==> run a: inputs <==
// usb_top_level
module usb_top_level(
    input logic clk,
    input logic n_rst,
    input logic hsel,
    input logic [3:0] haddr,
    input logic [1:0] htrans,
    input logic  [1:0] hsize,
    input logic hwrite,
    input logic [31:0] hwdata,
    output logic [31:0] hrdata,
    output logic hresp,
    output logic hready,
    output logic d_mode,
    input logic d_plus_in,
    input logic d_minus_in,
    output logic d_plus_out,
    output logic d_minus_out,
    output logic [6:0] buffer_occupancy,
    output logic get_rx_data,
    output logic [3:0] tx_packet,
    output logic tx_transfer_active
);
Settings: LEC_CHECK=0, CAP_MARGIN=20, CELL_PAD_IN_SITES_GLOBAL_PLACEMENT=2, CORE_MARGIN=2, CORE_UTILIZATION=45, CTS_CLUSTER_DIAMETER=170, GPL_ROUTABILITY_DRIVEN=0, MAX_ROUTING_LAYER=met4, SETUP_SLACK_MARGIN=0.55, SLEW_MARGIN=20, TNS_END_PERCENT=35; clock period 5.41 ns.
run.sh (not shown) runs the stock make flow with config.mk's settings and CLKGATE_MAP_FILE=.
==> run b: changes against run a <==
==> flow/config.mk (replaced) <==
export PLATFORM = sky130hd
export DESIGN_NAME = usb_top_level
export DESIGN_NICKNAME = usb_top_level
export VERILOG_FILES = /design/flow/design.v
export SDC_FILE = /design/flow/constraint.sdc
export NUM_CORES = 4
export LEC_CHECK = 0
export CAP_MARGIN = 20
export CORE_MARGIN = 2
export CORE_UTILIZATION = 45
export SETUP_SLACK_MARGIN = -0.3
export SLEW_MARGIN = 20
==> flow/constraint.sdc (replaced) <==
create_clock -name core_clock -period 6.66 [get_ports {clk}]
set_input_delay 1.3320 -clock core_clock [delete_from_list [all_inputs] [get_ports {clk}]]
set_output_delay 1.3320 -clock core_clock [all_outputs]
set_load 0.01 [all_outputs]
==> qor summary <==
item	run b	run a
Status	no timing/DRC/antenna violations	no timing/DRC/antenna violations
Via count of the first global-routing pass	33730	35010
Number of logged tool warnings	51	54
Clock tree cell share of total cell area	6.895%	6.834%
Met2 WL	65920 um	76440 um
Grt met3 use	7.719%	6.425%
Static leakage	20.22 nW	20.81 nW
Worst-skew pair later-pin latency	0.67 ns	0.69 ns
Switching power	5.279 mW	6.703 mW
R2R depth	11	9
CP Buf/Inv Count	2	3
Sequential share of power	40.4%	39.7%
Worst hold start	RECEIVER.SYNC_LOW.meta	RECEIVER.READY.state
Buffer share of cell area	3.979%	5.668%
Proportion of power drawn by the clock network	34.9%	34.6%
Non-filler cells, final	5840	5955
Final layout net count	4663	4769
Fillers	8360	8580
Worst Hold Slack	0.3468 ns	0.3834 ns
Sequential-cell power consumption	6.18 mW	7.63 mW
Internal power component	10.00 mW	12.52 mW
Period Utilization, post-route	86.38%	87.90%
Worst path setup slack after routing	0.9070 ns	0.6544 ns
Detailed-route vias per instance	6.261	6.214
Worst-case register-to-register setup slack	1.87 ns	1.19 ns
Number of antenna violations at the first check in global routing	4	7
Power consumption	15.28 mW	19.23 mW

========
==> wip/pepper <==
usb_top_level again, from the RTL that the note above started with.
clock: 4.08 ns
lec_check: 0
abc_area: 1
cap_margin: 20
cell_pad_in_sites_detail_placement: 1
cell_pad_in_sites_global_placement: 0
core_margin: 2
core_utilization: 39
cts_cluster_diameter: 385
cts_cluster_size: 21
gpl_routability_driven: 0
gpl_timing_driven: 0
max_routing_layer: met4
min_routing_layer: met2
place_density: 0.93
slew_margin: 0
tns_end_percent: 35
==> wip/lagoon: changes against wip/pepper <==
==> flow/config.mk (replaced) <==
export PLATFORM = sky130hd
export DESIGN_NAME = usb_top_level
export DESIGN_NICKNAME = usb_top_level
export VERILOG_FILES = /design/flow/design.v
export SDC_FILE = /design/flow/constraint.sdc
export NUM_CORES = 4
export LEC_CHECK = 0
export CAP_MARGIN = 20
export CORE_MARGIN = 2
export CORE_UTILIZATION = 72
export SETUP_SLACK_MARGIN = 0.14
export SLEW_MARGIN = 20
==> flow/constraint.sdc (replaced) <==
create_clock -name core_clock -period 3.7 [get_ports {clk}]
set_input_delay 0.7400 -clock core_clock [delete_from_list [all_inputs] [get_ports {clk}]]
set_output_delay 0.7400 -clock core_clock [all_outputs]
set_load 0.01 [all_outputs]
==> wip/sierra: changes against wip/pepper <==
==> flow/config.mk (replaced) <==
export PLATFORM = sky130hd
export DESIGN_NAME = usb_top_level
export DESIGN_NICKNAME = usb_top_level
export VERILOG_FILES = /design/flow/design.v
export SDC_FILE = /design/flow/constraint.sdc
export NUM_CORES = 4
export LEC_CHECK = 0
export CAP_MARGIN = 20
export CORE_MARGIN = 2
export CORE_UTILIZATION = 66
export HOLD_SLACK_MARGIN = 0.29
export SETUP_SLACK_MARGIN = 1.16
export SLEW_MARGIN = 20
==> flow/constraint.sdc (replaced) <==
create_clock -name core_clock -period 4.52 [get_ports {clk}]
set_input_delay 0.9040 -clock core_clock [delete_from_list [all_inputs] [get_ports {clk}]]
set_output_delay 0.9040 -clock core_clock [all_outputs]
set_load 0.01 [all_outputs]
==> results <==
	wip/sierra	wip/pepper	wip/lagoon
Status	no timing/DRC/antenna violations	did not finish	did not finish
Stage where the flow stopped	-	global routing	global routing
Total number of placement rows	91	121	87
Total clock buffers created by CTS	84	44	82
Number of cells in the yosys synthesis report	4650	5540	4650
Number of distinct standard cells referenced by the synthesized netlist	94	60	94
H-tree levels	3	2	3
Yosys Chip Area	40710 um^2	42450 um^2	40710 um^2
Total instance count after detailed placement	5443	7084	5547
Width of the chip	252.4 um	333.9 um	241.8 um
Synth top area share	48.07%	46.10%	48.07%
Number of buffers inserted by post-CTS setup repair	42	7	21
Most used standard cell by instance count after synthesis	sky130_fd_sc_hd__dfrtp_1	sky130_fd_sc_hd__nand2_1	sky130_fd_sc_hd__dfrtp_1
Seq/Total Area, Yosys	49.81%	47.77%	49.81%
Instance count of the mapped netlist	4650	5540	4650
Post-CTS Resized	137	24	52
Synth Area per Inst	8.755 um^2	7.663 um^2	8.755 um^2
Placed wire-length estimate	111.2 mm	180.3 mm	112.5 mm
Routability cong.	1.060	-	1.082
Chip Height	252.4 um	333.9 um	241.8 um
Post-DP Area	43610 um^2	45480 um^2	44750 um^2
Simple Share, Synth	22.21%	24.15%	22.21%
Core area	61370 um^2	108400 um^2	56170 um^2
Compound-Gate Fraction of Synth Area	17.79%	14.27%	17.79%
Post-place setup slack	0.2916 ns	-0.2655 ns	-0.1697 ns
Xor and xnor area share after synthesis	0.7745%	0.3714%	0.7745%
Power and IR drop assume default switching activity.
